## ALU
module ALU(
input clk,
input [15:0]a,b,
input [3*8:0] op,
output  reg [31:0]out
    );
Size: ~32 flip-flops, roughly 90 I/O pins.
clock: 23.9 ns
lec_check: 0
cap_margin: 20
core_margin: 2
core_utilization: 66
setup_slack_margin: -0.2
slew_margin: 20
tns_end_percent: 5
run.sh (not shown) runs the stock make flow with config.mk's settings and CLKGATE_MAP_FILE=.
The baseline stopped in global routing.
Change:
--- a/flow/config.mk
+++ b/flow/config.mk
@@ -10,2 +10,2 @@
-export CORE_UTILIZATION = 66
-export SETUP_SLACK_MARGIN = -0.2
+export CORE_UTILIZATION = 61
+export SETUP_SLACK_MARGIN = 5.0
@@ -13 +12,0 @@
-export TNS_END_PERCENT = 5
==> flow/constraint.sdc (replaced) <==
create_clock -name core_clock -period 28.0 [get_ports {clk}]
set_input_delay 5.6000 -clock core_clock [delete_from_list [all_inputs] [get_ports {clk}]]
set_output_delay 5.6000 -clock core_clock [all_outputs]
set_load 0.01 [all_outputs]
What happened:
- The changed run completed with no timing, DRC or antenna violations
- die size rose by 8.0%
- area after synthesis does not change
- synthesized cell count is unchanged

---

Setup of rev 12:
ALU again, from the RTL that the note above started with.
Settings: LEC_CHECK=0, CAP_MARGIN=5, CORE_MARGIN=2, CORE_UTILIZATION=70, CTS_CLUSTER_DIAMETER=43, PLACE_DENSITY=0.65, SETUP_SLACK_MARGIN=-1.47, SLEW_MARGIN=20, TNS_END_PERCENT=35; clock period 25.6 ns.
No crash in rev 12: every stage finished, but the layout fails its final checks due to negative setup slack.
> inputs changed (rev 12 -> rev 13)
- swapping 5 for 20 in CAP_MARGIN
- clearing TNS_END_PERCENT, which used to be 35
- clearing CTS_CLUSTER_DIAMETER, which used to be 43
- clearing PLACE_DENSITY, which used to be 0.65
- swapping 70 for 40 in CORE_UTILIZATION
- clearing SETUP_SLACK_MARGIN, which used to be -1.47
- swapping 25.6 for 34.0 in the clock period (ns, I/O delays scaled along)
[summary]
Rev 13 finished all stages; the layout is clean.
Non-clock buffer share of cell area is lower on rev 13
Between rev 13 and rev 12, it is rev 13 whose number of placed instances, taps included is lower, by 110.
Between rev 12 and rev 13, the fraction of area in multi-input gates is lower for rev 12.
Against rev 12, rev 13 comes in about 15% lower on power density over the cells.
Rev 12 → rev 13: via count lower; design area down 12%.
Taking rev 12 as 1.0, rev 13 lands at 0.74 on total power of the final layout.
Of rev 13 and rev 12, it is rev 13 that has the higher fraction of area in registers.

---

ALU again, from the RTL that the note above started with.
export LEC_CHECK = 0
export CAP_MARGIN = 20
export CORE_MARGIN = 2
export CORE_UTILIZATION = 65
export CTS_CLUSTER_DIAMETER = 59
export SETUP_SLACK_MARGIN = 4.6
export SLEW_MARGIN = 20
create_clock -name core_clock -period 28.0 [get_ports {clk}]
The first run died in 5_1_grt with GRT-0232.
Edit:
ABC_AREA = 1   (was unset)
CTS_CLUSTER_DIAMETER = unset   (was 59)
SETUP_SLACK_MARGIN = unset   (was 4.6)
clock period = 18.8 ns   (was 28.0 ns; I/O delays follow)
=> The changed run died in 4_1_cts; die size is higher by 0.80%; synthesized cell count rises by 19%; synthesized area came out higher by 0.81%.

---

run A:
The RTL this note starts from:
==> flow/design.v <==
`timescale 1ns / 1ps
module logical(
input [15:0] a,b,
input [3*8:0] sel,
output reg [15:0] x
    );
 always@(*)
begin
    case(sel)
    "~": 
            x=~a;
    "|": 
            x=a|b;
    "&": 
            x=a&b;
    "~&": 
            x=~(a&b);
    "~|": 
            x=~(a|b);
    "^": 
            x=a^b;
    "~^": 
            x=~(a^b);
    "<<": 
            x=a<<1;
    ">>": 
            x=a>>1;
    "asl": 
            x={a[14:0],1'b0};
    "asr": 
            x={a[15],a[15:1]};
    "rol": 
            x={a[14:0],a[15]};
    "ror": 
            x={a[0],a[15:1]};  
    "cmp": 
            if(a>b)
                x=1;
             else if(a<b)
                x=16'hffff;
             else
                x=0;  
     default:
            x=0;
     endcase
end
endmodule
`timescale 1ns / 1ps
module arithmetic(
input [15:0] A,
input [15:0] B,
input [8:0] sel,
output reg [15:0] Sum,
output reg Cout
    );
wire [15:0] B_comp;
twos_comp TC(B,B_comp);
reg [15:0] b;
wire [15:0] S1;
wire c1;
adder A1( A, b, S1, c1);
always @(*)
case(sel)
"+" : begin
        b = B;
        Sum = S1;
        Cout = c1;
      end
"-" : begin
        b = B_comp;
        Sum = S1;
        Cout = 0;
      end       
default : begin
        b = B;
        Sum = 0;
        Cout = 0;
        end       
endcase 
endmodule
module adder(
input [15:0] A,
input [15:0] B,
output [15:0] Sum,
output Cout
    );
wire [2:0] cout_cla;
wire Cin;
assign Cin = 0;
carry_look_ahead CLA1(A[3:0],B[3:0], Cin, cout_cla[0]);
carry_look_ahead CLA2(A[7:4],B[7:4], cout_cla[0], cout_cla[1]);
carry_look_ahead CLA3(A[11:8],B[11:8], cout_cla[1], cout_cla[2] );  
carry_look_ahead CLA4(A[15:12],B[15:12], cout_cla[2], Cout );
ripple_carry_adder RCA1(A[3:0], B[3:0], Cin, Sum[3:0]);
ripple_carry_adder RCA2(A[7:4], B[7:4],cout_cla[0], Sum[7:4]);
ripple_carry_adder RCA3(A[11:8], B[11:8], cout_cla[1], Sum[11:8]);
ripple_carry_adder RCA4(A[15:12], B[15:12], cout_cla[2], Sum[15:12]);  
endmodule
module full_adder(
input a, b, cin,
output sum, cout
);
    assign sum = a ^ b ^ cin;
    assign cout = (a & b) | (b & cin) | (cin & a);
endmodule
module ripple_carry_adder(
    input [3:0] a, b,
    input cin,
    output [3:0] sum
);
    wire [3:0] c;
    full_adder FA1(a[0], b[0], cin, sum[0], c[0]);
    full_adder FA2(a[1], b[1], c[0], sum[1], c[1]);
    full_adder FA3(a[2], b[2], c[1], sum[2], c[2]);
    full_adder FA4(a[3], b[3], c[2], sum[3], c[3]);
endmodule
module carry_look_ahead(
input [3:0]a,b,
input Cin,
output Cout1);
wire [3:0]p,g;
assign p = a^b;
assign g = a&b;
assign Cout1 =  g[3] | (p[3] & g[2]) | (p[3] & p[2] & g[1]) | (p[3] & p[2] & p[1] & g[0]) | (p[3] & p[2] & p[1] & p[0] & Cin);
endmodule
module twos_comp(
input [15:0]B,
output [15:0]B_comp
);
assign B_comp = ~B + 1'b1;
endmodule
`timescale 1ns / 1ps
module multiplier( input clk, input[15:0]A1, B1, output reg [31:0] C);
integer i;
reg [31:0]A2;
reg [15:0]B2;
always@(posedge clk )
begin
		C=0;
		A2[15:0]=A1;
		A2[31:16]=0;
		B2=B1;
        for (i=0;i<16;i=i+1)
        begin
			if(B1[i]==1'b0)
			begin
				C=C+0;
			end
			else
			begin
				C=C+(A1<<i);
			end
		end
end
endmodule
`timescale 1ns / 1ps
module ALU(
input clk,
input [15:0]a,b,
input [3*8:0] op,
output  reg [31:0]out
    );
wire [15:0]z1,z2;
wire [31:0]z3;
reg [15:0] a1, a2, a3, b1, b2, b3;
reg [1:0] sel;
wire Cout;
always @(*)
if(  op == "" || op == "~" || op == "|" || op == "&" || op == "~&" || op == "~|" ||
     op == "^" || op == "~^" || op == ">>" || op == "<<" || op == "asr" || 
     op == "asl" || op == "ror" || op == "rol" || op == "cmp" )
 sel = 2'b00;
else if(op == "+" || op == "-")
    sel = 2'b01;
else if( op == "*" )
    sel = 2'b10;
else
    sel = 2'b00;
logical L(a1, b1, op, z1);
arithmetic AA1( a2,b2,op,z2,Cout);
multiplier M( clk,a3, b3, z3);
always @(*)
case(sel)
2'b00 : begin
        a1 = a;
        a2 = 0;
        a3 = 0;
        b1 = b;
        b2 = 0;
        b3 = 0;
        out[15:0] = z1;
        out[31:16] = 0;
        end
2'b01  : begin
        a1 = 0;
        a2 = a;
        a3 = 0;
        b1 = 0;
        b2 = b;
        b3 = 0;
        out[15:0] = z2;
        out[16] = Cout;
        out[31:17] = 0;
        end     
default :  begin
        a1 = 0;
        a2 = 0;
        a3 = a;
        b1 = 0;
        b2 = 0;
        b3 = b;
       out = z3;
        end            
endcase
endmodule
make LEC_CHECK=0 CAP_MARGIN=20 CORE_MARGIN=2 CORE_UTILIZATION=50 SETUP_SLACK_MARGIN=-0.2 SLEW_MARGIN=20 finish   # period 15.0 ns
The flow for run A finished, though final verification flagged setup timing.
The inputs of run B differ from those of run A as listed below.
-- flow/config.mk --
<<< run A, line 10
export CORE_UTILIZATION = 50
export SETUP_SLACK_MARGIN = -0.2
>>> run B, line 10
export CORE_UTILIZATION = 67
export CTS_CLUSTER_SIZE = 98
==> flow/constraint.sdc <==
create_clock -name core_clock -period 35.4 [get_ports {clk}]
set_input_delay 7.0800 -clock core_clock [delete_from_list [all_inputs] [get_ports {clk}]]
set_output_delay 7.0800 -clock core_clock [all_outputs]
set_load 0.01 [all_outputs]
--- outcome ---
Per the final summary, run B finished and its layout is clean on timing, DRC and antenna. M.C[29] as the destination of the critical timing path was reported by run B, and M.C[30] by run A. Run B vs. run A: routed length on met1 went down by about 21%, via count went down by 3,526, yosys stat chip area was more or less identical. Per the comparison of run B with run A, non-clock buffer contribution to total cell area has decreased; multi-input gate share of the layout cell area has increased; non-clock buffer count has decreased; final instance area has decreased; final wirelength has decreased.
The inputs of run C differ from those of run B as listed below.
-- flow/config.mk --
<<< run B, line 10
export CORE_UTILIZATION = 67
>>> run C, line 10
export CORE_UTILIZATION = 59
export CTS_CLUSTER_DIAMETER = 362
==> flow/constraint.sdc <==
create_clock -name core_clock -period 21.3 [get_ports {clk}]
set_input_delay 4.2600 -clock core_clock [delete_from_list [all_inputs] [get_ports {clk}]]
set_output_delay 4.2600 -clock core_clock [all_outputs]
set_load 0.01 [all_outputs]
Findings:
Run C vs run B, final weighted congestion of routability-driven global placement went down by 2.2%.
What run C reported for placed cell count has to be multiplied by 0.805 to get the figure for run B.
Summary: post-place setup slack, run C worse than run B
From run C to run B, post-synthesis compound-gate area fraction did not move at all.
Run C vs run B — die size rose 3800 µm².
Status | run C and run B | clean except run C
Total half-perimeter wirelength after legalization and detailed placement on run C is behind run B.
Run B -> run C: summed standard-cell area reported by yosys delta 0, exact match
Input changes introduced in run D (baseline for comparison: run C):
-- flow/config.mk --
<<< run C, line 10
export CORE_UTILIZATION = 59
export CTS_CLUSTER_DIAMETER = 362
export CTS_CLUSTER_SIZE = 98
>>> run D, line 10
export CORE_UTILIZATION = 40
export SETUP_SLACK_MARGIN = 3.51
==> flow/constraint.sdc <==
create_clock -name core_clock -period 27.1 [get_ports {clk}]
set_input_delay 5.4200 -clock core_clock [delete_from_list [all_inputs] [get_ports {clk}]]
set_output_delay 5.4200 -clock core_clock [all_outputs]
set_load 0.01 [all_outputs]
[summary]
Run D against run C: total CTS buffers barely changed, number of enable-type register cells in the synthesized netlist barely changed, synthesis-stage register bit count barely changed. Number of standard-cell rows in the floorplan on run D is up relative to run C. Area fraction in compound gates after synthesis came out exactly the same in run C and run D. Reported for run C and run D, number of hold-repair buffers added at the cts stage turned out identical to the last digit. In the metrics for run C and run D, the one carrying the lower estimated wirelength of the detail-placed design is run D. The flow ran to completion for all of run C and run D but run C, which stopped partway. Run C did not make it past 5_1_grt, where a tool error ended it. Relative to run C, the post-placement setup slack of run D is higher by 3920 ps. Sort run C and run D by instance area at placement, descending, and run C comes first. The run showing the smaller initial core utilization is run D. Measured against run C, the standard cell core area of run D comes out at 1.5 times the reference value.
Power is estimated from default activity; no workload was simulated.
